== build 37 ==
==> flow/design.v (excerpt) <==
module apb_wrapper#(parameter addr_width = 5, data_width = 16)(
    input bit pclk,                   
    input bit preset_n,               
    input logic transfer,  
    input logic [addr_width - 1 : 0] apb_paddr,  
    input logic [data_width - 1 : 0] apb_pwdata,  
    input logic apb_control ,         
    output logic [data_width - 1 : 0] apb_spwdata,   
    output logic [data_width - 1 : 0] apb_prdata  
    );
Size: ~2200 cells after synthesis, about 57 I/O pins, ~0.024 mm² of cells after synthesis.
clock: 2.19 ns
lec_check: 0
abc_area: 1
cap_margin: 0
core_margin: 2
core_utilization: 72
cts_cluster_diameter: 190
cts_cluster_size: 14
slew_margin: 20
run.sh (not shown) runs the stock make flow with config.mk's settings and CLKGATE_MAP_FILE=.
Build 37 completed end to end; final checks failed (negative setup slack).
Inputs modified between build 37 and build 23:
Settings: setting SETUP_SLACK_MARGIN to 0.53 for the first time; removing CTS_CLUSTER_SIZE (formerly 14); changing CAP_MARGIN from 0 to 20; removing CTS_CLUSTER_DIAMETER (formerly 190); removing ABC_AREA (formerly 1); setting PLACE_DENSITY to 0.66 for the first time; changing the clock period (ns, I/O delays scaled along) from 2.19 to 4.15.
==> results <==
Build 23 finished all stages; the layout is clean. Although build 37 finished all stages, its layout failed final checks on negative setup slack. Compared with build 37, in build 23 switching portion of total power -2.1 points, total vias in the final route -27%, tally of filler cells in the layout +2.3%, non-clock buffer count -105. Met1 track demand over resource in global routing, build 23 and build 37: higher on build 37. Against build 37 as the reference, build 23 delivers a lower number of non-clock inverters. Sequential share of layout area: build 23 higher than build 37. Diff build 37 -> build 23: total negative slack up 0.53 ns; wire length of the first global-routing pass now sits lower; sum of met2 wire segment lengths after detailed routing went down. Build 23 vs build 37: combinational share of power down.
Relative to build 23, the following input files were edited for build 56:
Settings: clearing PLACE_DENSITY, which used to be 0.66; swapping 0.53 for -0.2 in SETUP_SLACK_MARGIN; swapping 4.15 for 2.15 in the clock period (ns, I/O delays scaled along).
### Flow results
Build 56 failed in 4_1_cts with DPL-0033.
Looking at build 56 and build 23, the count of pins on the block boundary is a wash.
From build 56 to build 23, vertical die dimension did not move at all.
Diff build 23..build 56 | synthesized flop and latch total | unchanged
[compare] base=build 23 new=build 56: post-detailed-placement half-perimeter wirelength up 9.1%, area of the die about even, cell count after placement increased 127, area of placed instances picked up an extra about 8%, aoi/oai-family share of the synthesized area now sits at about the same level.
In build 56, the post-placement worst setup slack came out 1.15 ns below the value in build 23.


The RTL this note starts from:
==> flow/design.v <==
`timescale 1ns / 1ps
module apb_master#(parameter addr_width =5 , data_width = 16) (
    input bit pclk,                   
    input bit preset_n,               
    input logic pready,               
    input logic transfer,             
    input logic [data_width - 1 : 0] prdata,  
    input logic [addr_width - 1 : 0] apb_paddr,  
    input logic [data_width - 1 : 0] apb_pwdata,  
    input logic apb_control,          
    output logic [addr_width - 1 : 0] paddr,  
    output logic pselx,               
    output bit penable,               
    output logic pwrite,              
    output logic [data_width - 1 : 0] pwdata,  
    output logic [data_width / 8 - 1 : 0] pstrb,  
    output logic [data_width - 1 : 0] apb_prdata  
);
localparam logic [2:0] idle   = 3'b001;  
localparam logic [2:0] setup  = 3'b010;  
localparam logic [2:0] access = 3'b100;  
logic [2:0] present_state, next_state;   
logic [data_width - 1 : 0] temp_apb_prdata;
always_ff @(posedge pclk, negedge preset_n) begin
    if (!preset_n)
        present_state <= idle;       
    else
        present_state <= next_state;  
end
always_comb begin
    case (present_state)
        idle: begin
            if (transfer) begin
                next_state = setup;
            end else begin
                next_state = idle;
            end
        end
        setup: begin
            if (transfer) begin 
                next_state = access;
            end else begin
                next_state = idle;
            end
        end
        access: begin
            if (pready == 'b1) begin
                next_state = idle;
            end else begin
                next_state = access;  
            end
        end
        default: next_state = idle;   
    endcase
end
always_comb begin
    case (present_state)
        idle: begin
            pselx   = 'b0;   
            penable = 'b0;   
        end
        setup: begin
            pselx   = 'b1;   
            penable = 'b0;   
        end
        access: begin
            pselx   = 'b1;   
            penable = 'b1;   
        end
        default: begin
            pselx   = 'b0;
            penable = 'b0;
        end
    endcase
end           
always_comb begin
    if ((present_state == setup) || (present_state == access)) begin
        paddr = apb_paddr;  
        if (apb_control) begin  
            pwdata = apb_pwdata;
        end else begin  
            pwdata = 'b0;
        end
    end else begin  
        paddr = 'b0;
        pwdata = 'b0;
    end
end
always_ff @(posedge pclk, negedge preset_n) begin
    if (!preset_n) begin
        temp_apb_prdata <= '0;
    end else if (pready && !apb_control) begin
        temp_apb_prdata <= prdata;
    end
end
always_comb begin
    if (pwrite && pselx && penable) begin
        pstrb = {data_width / 8 {1'b1}};
    end else begin
        pstrb = 'b0;  
    end
end
assign pwrite = apb_control;
assign apb_prdata=temp_apb_prdata;
endmodule
`timescale 1ns / 1ps
module apb_slave#(
    parameter addr_width = 5,
    parameter data_width = 16
)(
    input  logic pclk,
    input  logic preset_n,
    input  logic pselx,
    input  logic penable,
    input  logic pwrite,
    input  logic [addr_width - 1 : 0] paddr,
    input  logic [data_width - 1 : 0] pwdata,
    output logic [data_width - 1 : 0] apb_spwdata,
    output logic [data_width - 1 : 0] prdata,
    output logic pready
);
    logic [data_width-1:0] mem [0:2**addr_width]; 
    typedef enum logic [1:0] {
        IDLE = 2'b00,
        SETUP = 2'b01,
        ACCESS = 2'b10
    } state_t;
    state_t present_state, next_state;
    always_ff @(posedge pclk or negedge preset_n) begin
        if (!preset_n)
            present_state <= IDLE;
        else
            present_state <= next_state;
    end 
    always_comb begin
        case (present_state)
            IDLE: begin
                if (pselx && !penable)  
                    next_state = SETUP;
                else
                    next_state = IDLE;
            end
            SETUP: begin
                if (pselx && penable)  
                    next_state = ACCESS;
                else
                    next_state = IDLE;
            end
            ACCESS: begin
                if (!pselx)  
                    next_state = IDLE;
                else
                    next_state = SETUP;  
            end
            default: next_state = IDLE;
        endcase
    end
    always_ff @(posedge pclk or negedge preset_n) begin
        if (!preset_n)
            pready <= 1'b0;
        else if (present_state == ACCESS)
            pready <= 1'b1;
        else
            pready <= 1'b0;
    end
    always_ff @(posedge pclk) begin
       if (pready && pwrite) begin
            mem[paddr] <= pwdata;
            apb_spwdata <= pwdata;
        end
    end
    always_ff @(posedge pclk) begin
        if (pready && !pwrite)
            prdata <= mem[paddr];
    end
endmodule
`timescale 1ns / 1ps
module apb_wrapper#(parameter addr_width = 5, data_width = 16)(
    input bit pclk,                   
    input bit preset_n,               
    input logic transfer,  
    input logic [addr_width - 1 : 0] apb_paddr,  
    input logic [data_width - 1 : 0] apb_pwdata,  
    input logic apb_control ,         
    output logic [data_width - 1 : 0] apb_spwdata,   
    output logic [data_width - 1 : 0] apb_prdata  
    );
    logic [addr_width-1:0] paddr;
    logic pselx;
    bit penable;
    logic pwrite;
    logic [data_width-1:0] pwdata;
    logic [data_width/8-1:0] pstrb; 
    logic                    pready;
    logic [data_width -1:0]  prdata;
    apb_master #(.addr_width(addr_width), .data_width(data_width)) DUT (
        .pclk(pclk),
        .preset_n(preset_n),
        .pready(pready),
        .transfer(transfer),
        .prdata(prdata),
        .apb_paddr(apb_paddr),
        .apb_pwdata(apb_pwdata),
        .apb_control(apb_control),
        .paddr(paddr),
        .pselx(pselx),
        .penable(penable),
        .pwrite(pwrite),
        .pwdata(pwdata),
        .pstrb(pstrb),
        .apb_prdata(apb_prdata)
    );
     apb_slave #(
        .addr_width(addr_width),
        .data_width(data_width)
    ) dut (
        .pclk       (pclk),
        .preset_n   (preset_n),
        .pselx      (pselx),
        .penable    (penable),
        .pwrite     (pwrite),
        .paddr      (paddr),
        .pwdata     (pwdata),
        .apb_spwdata(apb_spwdata),
        .prdata     (prdata),
        .pready     (pready)
    );
endmodule
clock: 2.97 ns
lec_check: 0
abc_area: 1
cap_margin: 20
core_margin: 2
core_utilization: 64
place_density: 0.36
slew_margin: 20
The baseline finished clean.
Edit:
- ABC_AREA: 1 -> unset
- CORE_UTILIZATION: 64 -> 66
- PLACE_DENSITY: 0.36 -> unset
- clock period: 2.97 -> 2.45 ns (I/O delays scaled with it)
Result: With this change the flow completed, yet does not pass: setup timing. Clock power went up by 19%. Sequential cell count does not change. Wire length went down by 4.4%. Non-clock buffer count went up by 113. Sequential power went up by about 20%. Synthesized area went down by about 9%.
Edit:
- CORE_UTILIZATION: 66 -> 10
- clock period: 2.45 -> 5.06 ns (I/O delays scaled with it)
Result: This time the run ran to the end with no violations. Wire length went up by 8.6%. Design area went up by 4.6%. Final cell count went up by 120%. Setup slack gets better by 1.6 ns. Clock power went down by 46%. Sequential power went down by 52%. Die size went up to 6.4 times its value.
Edit:
- ABC_AREA: unset -> 1
- CORE_UTILIZATION: 10 -> 70
- clock period: 5.06 -> 2.28 ns (I/O delays scaled with it)
Outcome:
- With this change the flow finished but fails on setup timing
- first-iteration DRC count rises by about 90%
- combinational power rises to 4.2 times its value
- flip-flop count stays the same
- global-route usage grows by 34 points
- wire length rises by 6.5%
- worst setup slack got worse by 1.4 ns
- register-to-register slack gets worse by 1.6 ns


RTL: the design.v shown in full above, as it stands there.
make LEC_CHECK=0 ABC_AREA=1 CAP_MARGIN=20 CORE_MARGIN=2 CORE_UTILIZATION=70 CTS_CLUSTER_DIAMETER=163 CTS_CLUSTER_SIZE=16 PLACE_DENSITY_LB_ADDON=0.16 SETUP_SLACK_MARGIN=0.68 SLEW_MARGIN=20 finish   # period 2.28 ns
The starting point ran to the end with violations: negative setup slack.
==> next run, changes <==
--- a/flow/config.mk
+++ b/flow/config.mk
@@ -12,5 +12,4 @@
 export CTS_CLUSTER_DIAMETER = 163
-export CTS_CLUSTER_SIZE = 16
-export PLACE_DENSITY_LB_ADDON = 0.16
-export SETUP_SLACK_MARGIN = 0.68
+export PLACE_DENSITY_LB_ADDON = 0.18
+export SETUP_SLACK_MARGIN = -0.11
 export SLEW_MARGIN = 20
After rerunning: The new run finished but failed the layout checks on negative setup slack; non-clock buffer count went down by 80; final cell count drops slightly; count of clock-buffer cells in the layout goes up by 1.
Power figures rest on the tool's default switching activity, not on a simulated workload.
